== the previous run ==
// complex_multiplier
module complex_multiplier#(parameter INPUT_DATA_WIDTH = 16)
    (
        input  wire                                    i_clk,
        input  wire                                    i_rst,
        input  wire signed [INPUT_DATA_WIDTH-1:0]      i_real_h,
        input  wire signed [INPUT_DATA_WIDTH-1:0]      i_imag_h,
        input  wire signed [INPUT_DATA_WIDTH-1:0]      i_real_y,
        input  wire signed [INPUT_DATA_WIDTH-1:0]      i_imag_y,
        output reg  signed [INPUT_DATA_WIDTH*2:0]      o_real,
        output reg  signed [INPUT_DATA_WIDTH*2:0]      o_imag
    );
export LEC_CHECK = 0
export ABC_AREA = 1
export CAP_MARGIN = 20
export CORE_MARGIN = 2
export CORE_UTILIZATION = 72
export CTS_CLUSTER_DIAMETER = 248
export CTS_CLUSTER_SIZE = 96
export HOLD_SLACK_MARGIN = 0.29
export PLACE_DENSITY = 0.42
export SLEW_MARGIN = 20
export TNS_END_PERCENT = 15
create_clock -name core_clock -period 5.4 [get_ports {i_clk}]
run.sh (not shown) runs the stock make flow with config.mk's settings and CLKGATE_MAP_FILE=.
The previous run did not finish; the tool stopped in global routing (5_1_grt) with error GRT-0116.
diff inputs: the previous run => the current run
- HOLD_SLACK_MARGIN: 0.29 -> -0.08
- MAX_ROUTING_LAYER: unset -> met4
- CTS_CLUSTER_SIZE: 96 -> unset
- CTS_CLUSTER_DIAMETER: 248 -> unset
- TNS_END_PERCENT: 15 -> unset
- ABC_AREA: 1 -> unset
- PLACE_DENSITY: 0.42 -> unset
- the clock period (ns, I/O delays scaled along): 5.4 -> 6.67
==> comparison <==
- Of the previous run and the current run, not a single run came through the flow clean.
- The previous run failed in global routing (5_1_grt) with GRT-0116.
- | die area | the current run vs the previous run | better |
- Cell area after placement, the previous run and the current run: lower on the current run
- Re total number of clock tree sinks: no difference whatsoever between the current run and the previous run.
- The current run — count of buffers added by post-CTS timing repair for setup about 8% lower, the previous run as reference
- Sort the previous run and the current run by area fraction in and, or, nand and nor cells after synthesis, descending, and the previous run comes first.
- Taking the previous run as the reference, in the current run count of unique library cells instantiated by Yosys shows an increase of 37; worst setup slack before clock tree synthesis shows an increase of 0.37 ns.
- When the current run is set beside the previous run, its adder-cell area share of the yosys netlist turns out to be 5.5 points larger.
- Looking only at synthesized area, and setting everything else aside, the higher value of the previous run and the current run goes to the previous run.

---

complex_multiplier again, from the RTL that the note above started with.
Settings: LEC_CHECK=0, ABC_AREA=1, CAP_MARGIN=20, CELL_PAD_IN_SITES_DETAIL_PLACEMENT=0, CELL_PAD_IN_SITES_GLOBAL_PLACEMENT=0, CORE_ASPECT_RATIO=1.03, CORE_MARGIN=8, CORE_UTILIZATION=15, CTS_CLUSTER_DIAMETER=78, CTS_CLUSTER_SIZE=54, GPL_ROUTABILITY_DRIVEN=1, GPL_TIMING_DRIVEN=1, HOLD_SLACK_MARGIN=0.03, MIN_ROUTING_LAYER=met2, PLACE_DENSITY_LB_ADDON=0.11, SETUP_SLACK_MARGIN=0.67, SLEW_MARGIN=10, TNS_END_PERCENT=75; clock period 8.57 ns.
The starting point passed the timing, design-rule and antenna checks.
Next try:
==> flow/config.mk (replaced) <==
export PLATFORM = sky130hd
export DESIGN_NAME = complex_multiplier
export DESIGN_NICKNAME = complex_multiplier
export VERILOG_FILES = /design/flow/design.v
export SDC_FILE = /design/flow/constraint.sdc
export NUM_CORES = 4
export LEC_CHECK = 0
export CAP_MARGIN = 20
export CELL_PAD_IN_SITES_GLOBAL_PLACEMENT = 1
export CORE_MARGIN = 8
export CORE_UTILIZATION = 65
export CTS_CLUSTER_SIZE = 54
export SETUP_SLACK_MARGIN = 0.67
export SLEW_MARGIN = 5
==> flow/constraint.sdc (replaced) <==
create_clock -name core_clock -period 5.8 [get_ports {i_clk}]
set_input_delay 1.1600 -clock core_clock [delete_from_list [all_inputs] [get_ports {i_clk}]]
set_output_delay 1.1600 -clock core_clock [all_outputs]
set_load 0.01 [all_outputs]
=> Now the flow completed, yet does not pass: setup timing; die area went down by 78%; clock skew shrinks by 0.031 ns; non-clock buffer count climbs by 951; routed wire length is lower by about 16%; synthesized area is lower by about 10%; synthesized cell count decreases by 29%; worst setup slack gets worse by 2.3 ns; final area goes up by 5.3%; critical path depth climbs by 3.
Next try:
--- a/flow/config.mk
+++ b/flow/config.mk
@@ -9,6 +9,3 @@
-export CELL_PAD_IN_SITES_GLOBAL_PLACEMENT = 1
-export CORE_MARGIN = 8
-export CORE_UTILIZATION = 65
-export CTS_CLUSTER_SIZE = 54
-export SETUP_SLACK_MARGIN = 0.67
-export SLEW_MARGIN = 5
+export CORE_MARGIN = 2
+export CORE_UTILIZATION = 40
+export SLEW_MARGIN = 20
==> flow/constraint.sdc (replaced) <==
create_clock -name core_clock -period 9.0 [get_ports {i_clk}]
set_input_delay 1.8000 -clock core_clock [delete_from_list [all_inputs] [get_ports {i_clk}]]
set_output_delay 1.8000 -clock core_clock [all_outputs]
set_load 0.01 [all_outputs]
What happened:
- The new run completed with no timing, DRC or antenna violations
- cell count drops by 4.8%
- worst setup slack gains 2.0 ns
- clock-buffer cell count falls by 1
- wire length falls by 30%
- register-to-register slack improved by 3.7 ns
- cell area decreases by 19%
- global-route usage shrinks by 18 points
Next try:
--- a/flow/config.mk
+++ b/flow/config.mk
@@ -7,0 +8 @@
+export ABC_AREA = 1
@@ -10 +11 @@
-export CORE_UTILIZATION = 40
+export CORE_UTILIZATION = 72
==> flow/constraint.sdc (replaced) <==
create_clock -name core_clock -period 10.9 [get_ports {i_clk}]
set_input_delay 2.1800 -clock core_clock [delete_from_list [all_inputs] [get_ports {i_clk}]]
set_output_delay 2.1800 -clock core_clock [all_outputs]
set_load 0.01 [all_outputs]
Non-clock buffer count decreases by 98; flip-flop count does not change; final area rises by about 6%; core utilization is higher by 32 points; setup slack gets better by 1.8 ns; global-route usage goes up by 20 points; count of clock-buffer cells in the layout does not change; synthesized area came out higher by 11%.
Next try:
--- a/flow/config.mk
+++ b/flow/config.mk
@@ -8 +7,0 @@
-export ABC_AREA = 1
@@ -11,0 +11,3 @@
+export CTS_CLUSTER_DIAMETER = 363
+export CTS_CLUSTER_SIZE = 97
+export PLACE_DENSITY = 0.38
@@ -12,0 +15 @@
+export TNS_END_PERCENT = 10
==> flow/constraint.sdc (replaced) <==
create_clock -name core_clock -period 5.0 [get_ports {i_clk}]
set_input_delay 1.0000 -clock core_clock [delete_from_list [all_inputs] [get_ports {i_clk}]]
set_output_delay 1.0000 -clock core_clock [all_outputs]
set_load 0.01 [all_outputs]
Effect: Now the flow completed and failed the layout checks on setup timing. Synthesized cell count came out lower by a quarter to a third.
